==> flow/design.v (excerpt) <==
module division_float_32(clock, start, operand1, operand2, result, finish, illegal);
export LEC_CHECK = 0
export ABC_AREA = 0
export CAP_MARGIN = 5
export CELL_PAD_IN_SITES_DETAIL_PLACEMENT = 0
export CORE_ASPECT_RATIO = 0.89
export CORE_MARGIN = 2
export CORE_UTILIZATION = 63
export MAX_ROUTING_LAYER = met5
export PLACE_DENSITY = 0.57
export SLEW_MARGIN = 20
export TNS_END_PERCENT = 5
create_clock -name core_clock -period 5.57 [get_ports {clock}]
run.sh (not shown) runs the stock make flow with config.mk's settings and CLKGATE_MAP_FILE=.
Edit:
ABC_AREA = default   (was 0)
CAP_MARGIN = 20   (was 5)
CELL_PAD_IN_SITES_DETAIL_PLACEMENT = default   (was 0)
CORE_ASPECT_RATIO = default   (was 0.89)
CORE_UTILIZATION = 58   (was 63)
MAX_ROUTING_LAYER = default   (was met5)
PLACE_DENSITY = default   (was 0.57)
SETUP_SLACK_MARGIN = 1.13   (was default)
TNS_END_PERCENT = default   (was 5)
clock period = 4.07 ns   (was 5.57 ns; I/O delays follow)
After rerunning:
- With this change the flow reached the layout checks and failed them: negative setup slack
- area after synthesis stays the same
- flip-flop count does not change
- final area rose by well over a third
- synthesized cell count does not change
- non-clock buffer count rose by 761
- first-iteration DRC count rose by well over a third
Edit:
CORE_UTILIZATION = 69   (was 58)
CTS_CLUSTER_SIZE = 25   (was default)
SETUP_SLACK_MARGIN = 0.97   (was 1.13)
clock period = 4.96 ns   (was 4.07 ns; I/O delays follow)
With this change the flow did not get past global routing on GRT-0232.
Area after synthesis stays the same.
Die size decreases by about 16%.
Synthesized cell count is unchanged.
Edit:
ABC_AREA = 0   (was default)
CELL_PAD_IN_SITES_DETAIL_PLACEMENT = 0   (was default)
CORE_ASPECT_RATIO = 0.89   (was default)
CTS_CLUSTER_SIZE = default   (was 25)
MAX_ROUTING_LAYER = met5   (was default)
PLACE_DENSITY = 0.64   (was default)
SETUP_SLACK_MARGIN = default   (was 0.97)
TNS_END_PERCENT = 100   (was default)
clock period = 6.83 ns   (was 4.96 ns; I/O delays follow)
=>
- The new run ran to the end with no violations
- die size stays flat
- synthesized cell count stays the same
- synthesized area stays the same

The RTL this note starts from:
==> flow/design.v <==
`timescale 1ns / 1ps
module division_float_32(clock, start, operand1, operand2, result, finish, illegal);
	input clock;  
	input start;  
	input [31:0] operand1, operand2;  
	output reg [31:0] result;  
	output reg finish;  
	output illegal;  
	reg [7:0] exponent;
	reg [23:0] significand1, significand2;
	reg [95:0] temp_operand1, temp_operand2;  
	reg [95:0] sub_result;
	reg [5:0] step;  
	always @(posedge clock) begin  
		if(start) begin
			significand1 = {1'b1, operand1[22:0]};
			significand2 = {1'b1, operand2[22:0]};
			temp_operand1 = {significand1, 24'b0};  
			temp_operand2 = {significand2, 48'b0};  
			finish = 0;
			step = 0;
		end
		if(step == 48) begin  
			sub_result = temp_operand1;  
			exponent = 127 + operand1[30:23] - operand2[30:23];
			if(sub_result[72:48] * 2 > significand2) begin
				sub_result = sub_result + 1;
			end
			if(sub_result[24]) begin
				result[22:0] = sub_result[23:1];
			end else begin
				exponent = exponent - 1;
				result[22:0] = sub_result[22:0];
			end
			if((127 + operand1[30:23]) < operand2[30:23]) begin
				exponent = 0;
			end
			result[31] = operand1[31] ^ operand2[31];
			result[30:23] = exponent;
			if(operand1 == 0) result = 0;
			finish = 1;
		end else begin  
			temp_operand1 = temp_operand1 << 1;  
			if (temp_operand1 >= temp_operand2) temp_operand1 = temp_operand1 - temp_operand2 + 1;
			step = step + 1;  
		end
	end
	assign illegal = (operand2 == 0) ? 1 : 0;  
endmodule
Settings: LEC_CHECK=0, ABC_AREA=0, CAP_MARGIN=20, CELL_PAD_IN_SITES_DETAIL_PLACEMENT=0, CORE_ASPECT_RATIO=0.89, CORE_MARGIN=3, CORE_UTILIZATION=67, CTS_CLUSTER_SIZE=24, MAX_ROUTING_LAYER=met5, SLEW_MARGIN=20, TNS_END_PERCENT=50; clock period 5.14 ns.
Rerun with:
Settings changed: ABC_AREA 0 to default, CELL_PAD_IN_SITES_DETAIL_PLACEMENT 0 to default, CORE_ASPECT_RATIO 0.89 to default, CORE_MARGIN 3 to 2, CORE_UTILIZATION 67 to 66, CTS_CLUSTER_SIZE 24 to default, MAX_ROUTING_LAYER met5 to default, TNS_END_PERCENT 50 to default.
Clock period 5.14 ns to 4.07 ns, I/O delays scaled along.
The changed run never finished: it broke off in global routing.
Synthesized area does not change.
Synthesized cell count does not change.
Die area falls by 0.75%.
Rerun with:
Settings changed: CORE_UTILIZATION 66 to 33.
Clock period 4.07 ns to 5.05 ns, I/O delays scaled along.
After rerunning:
- The changed run finished clean
- die size is higher by about 100%
- synthesized area is unchanged
- synthesized cell count is unchanged
Rerun with:
Settings changed: CORE_UTILIZATION 33 to 58, CTS_CLUSTER_SIZE from default to 37, HOLD_SLACK_MARGIN from default to 0.29, SETUP_SLACK_MARGIN from default to 0.86.
Clock period 5.05 ns to 2.94 ns, I/O delays scaled along.
Outcome:
- Now the flow died in global routing
- die size decreases by 43%
- synthesized cell count does not change
- synthesized area stays the same

Setup of xenon:
// division_float_32: RTL as listed in full above, without the edits since
==> flow/config.mk <==
export PLATFORM = sky130hd
export DESIGN_NAME = division_float_32
export DESIGN_NICKNAME = division_float_32
export VERILOG_FILES = /design/flow/design.v
export SDC_FILE = /design/flow/constraint.sdc
export NUM_CORES = 4
export LEC_CHECK = 0
export CAP_MARGIN = 20
export CORE_ASPECT_RATIO = 0.71
export CORE_MARGIN = 2
export CORE_UTILIZATION = 61
export CTS_CLUSTER_DIAMETER = 377
export CTS_CLUSTER_SIZE = 37
export HOLD_SLACK_MARGIN = 0.29
export PLACE_DENSITY_LB_ADDON = 0.03
export SETUP_SLACK_MARGIN = 0.86
export SLEW_MARGIN = 20
export TNS_END_PERCENT = 15
==> flow/constraint.sdc <==
create_clock -name core_clock -period 2.94 [get_ports {clock}]
set_input_delay 0.5880 -clock core_clock [delete_from_list [all_inputs] [get_ports {clock}]]
set_output_delay 0.5880 -clock core_clock [all_outputs]
set_load 0.01 [all_outputs]
The flow ended early for xenon: it failed with a tool error in global routing (5_1_grt).
### xenon -> onyx
Settings: CORE_UTILIZATION now 68, was 61; PLACE_DENSITY_LB_ADDON no longer set, was 0.03; CORE_ASPECT_RATIO no longer set, was 0.71; CTS_CLUSTER_DIAMETER no longer set, was 377; HOLD_SLACK_MARGIN no longer set, was 0.29; TNS_END_PERCENT no longer set, was 15; CTS_CLUSTER_SIZE now 62, was 37; SETUP_SLACK_MARGIN now 0.76, was 0.86; the clock period (ns, I/O delays scaled along) now 4.98, was 2.94.
--- outcome ---
- onyx finished every step from synthesis to the final layout, and the layout passed the timing, DRC and antenna checks.
- Number of distinct library cell variants in the gate-level netlist after synthesis came out exactly the same in onyx and xenon.
- Compared with xenon, post-placement cell area in onyx decreased by more than 10%.
- onyx -> xenon: synthesized area per cell delta 0, exact match
- Total placed cells including tap cells | onyx below xenon
- Compared with xenon, in onyx die area -about 10%, total number of placement rows +7.
Input-level comparison between nickel and onyx:
Settings: clearing CTS_CLUSTER_SIZE, which used to be 62; swapping 0.76 for 0.86 in SETUP_SLACK_MARGIN; swapping 68 for 61 in CORE_UTILIZATION; putting HOLD_SLACK_MARGIN at 0.29 where nothing was set; swapping 4.98 for 2.94 in the clock period (ns, I/O delays scaled along).
Notes after the runs:
- Summary of onyx and nickel: one run falls short of a clean finish, namely nickel.
- Going from onyx to nickel, worst-case setup slack after placement went down by 1.58 ns, cell area after placement went up by 21%, area fraction in xor and xnor cells was more or less identical.
- Against onyx, die boundary height in nickel rose by a few percent.
- For yosys-reported design area after synthesis, nickel and onyx come out practically identical.
- From nickel to onyx, cell count after synthesis did not move at all.
For indigo, these inputs were changed with respect to nickel:
Settings: HOLD_SLACK_MARGIN removed (was 0.29); CORE_UTILIZATION changed from 61 to 40; SETUP_SLACK_MARGIN removed (was 0.86); the clock period (ns, I/O delays scaled along) changed from 2.94 to 5.5.
==> comparison <==
No stage failed in indigo, and the final checks on the layout all came back clean. Re number of cells in the design after placement: nickel was higher than indigo. On placement row count: indigo sits above nickel. indigo ends up with a total core area that is 53% higher than in nickel. nickel -> indigo: number of H-tree levels delta 0, exact match. nickel -> indigo: overall chip area increased by more than half. Of indigo and nickel, it is indigo that has the lower total half-perimeter wirelength after legalization and detailed placement. Compared with nickel, in indigo mean instance size in the synthesized netlist ~0 delta; overall die height climbed 23%; worst setup timing slack at the placement stage rose by 1.79 ns.
Here is what was changed in the inputs of harbor compared with indigo.
Settings: CTS_CLUSTER_SIZE newly set to 10; CTS_CLUSTER_DIAMETER newly set to 400; PLACE_DENSITY_LB_ADDON newly set to 0.09; ABC_AREA newly set to 1; CAP_MARGIN changed from 20 to 0; CORE_UTILIZATION changed from 40 to 72; the clock period (ns, I/O delays scaled along) changed from 5.5 to 4.77.
==> results <==
- On harbor: cell area after layout is 3300 um2 higher than what indigo gave.
- The overall power after layout of harbor exceeds that of indigo by about 27%.
- Summary of the comparison: area of the mapped netlist is higher in harbor, relative to indigo.
- harbor vs indigo — final cell count climbed by more than a quarter
- Compared with indigo, harbor shows a higher number of instances in the synthesized netlist.
Edits applied to the flow inputs when going from harbor to raven:
Settings: swapping 0 for 30 in CAP_MARGIN; clearing CTS_CLUSTER_SIZE, which used to be 10; putting MIN_ROUTING_LAYER at met2 where nothing was set; clearing PLACE_DENSITY_LB_ADDON, which used to be 0.09; putting SETUP_SLACK_MARGIN at 1.48 where nothing was set; swapping 72 for 48 in CORE_UTILIZATION; swapping 400 for 202 in CTS_CLUSTER_DIAMETER; putting MAX_ROUTING_LAYER at met4 where nothing was set; putting CELL_PAD_IN_SITES_GLOBAL_PLACEMENT at 3 where nothing was set; swapping 4.77 for 5.5 in the clock period (ns, I/O delays scaled along).
### Flow results
- The overall die width reported for raven is greater than that of harbor by 42 um.
- Effective utilization at floorplan: raven vs harbor down 25 points
- Taking harbor as the reference, in raven AND-OR/OR-AND share of the synthesized area closely matched the old numbers, arithmetic-cell share of the synthesized area counting full adders, half adders and majority gates ~0 delta, area of the core went up, vertical die size +22%, row count increased by about 22% relative to the old numbers.
- raven and harbor ended up with roughly the same yosys stat chip area.
- Per the comparison of raven with harbor, number of distinct library cells after synthesis essentially unchanged, simple-gate share of the synthesized area shows no meaningful change, die area went up.
- In the summary table, raven is marked failed, with error GPL-0301 raised in global placement without I/O (3_1_place_gp_skip_io).
Power is estimated from default activity; no workload was simulated.
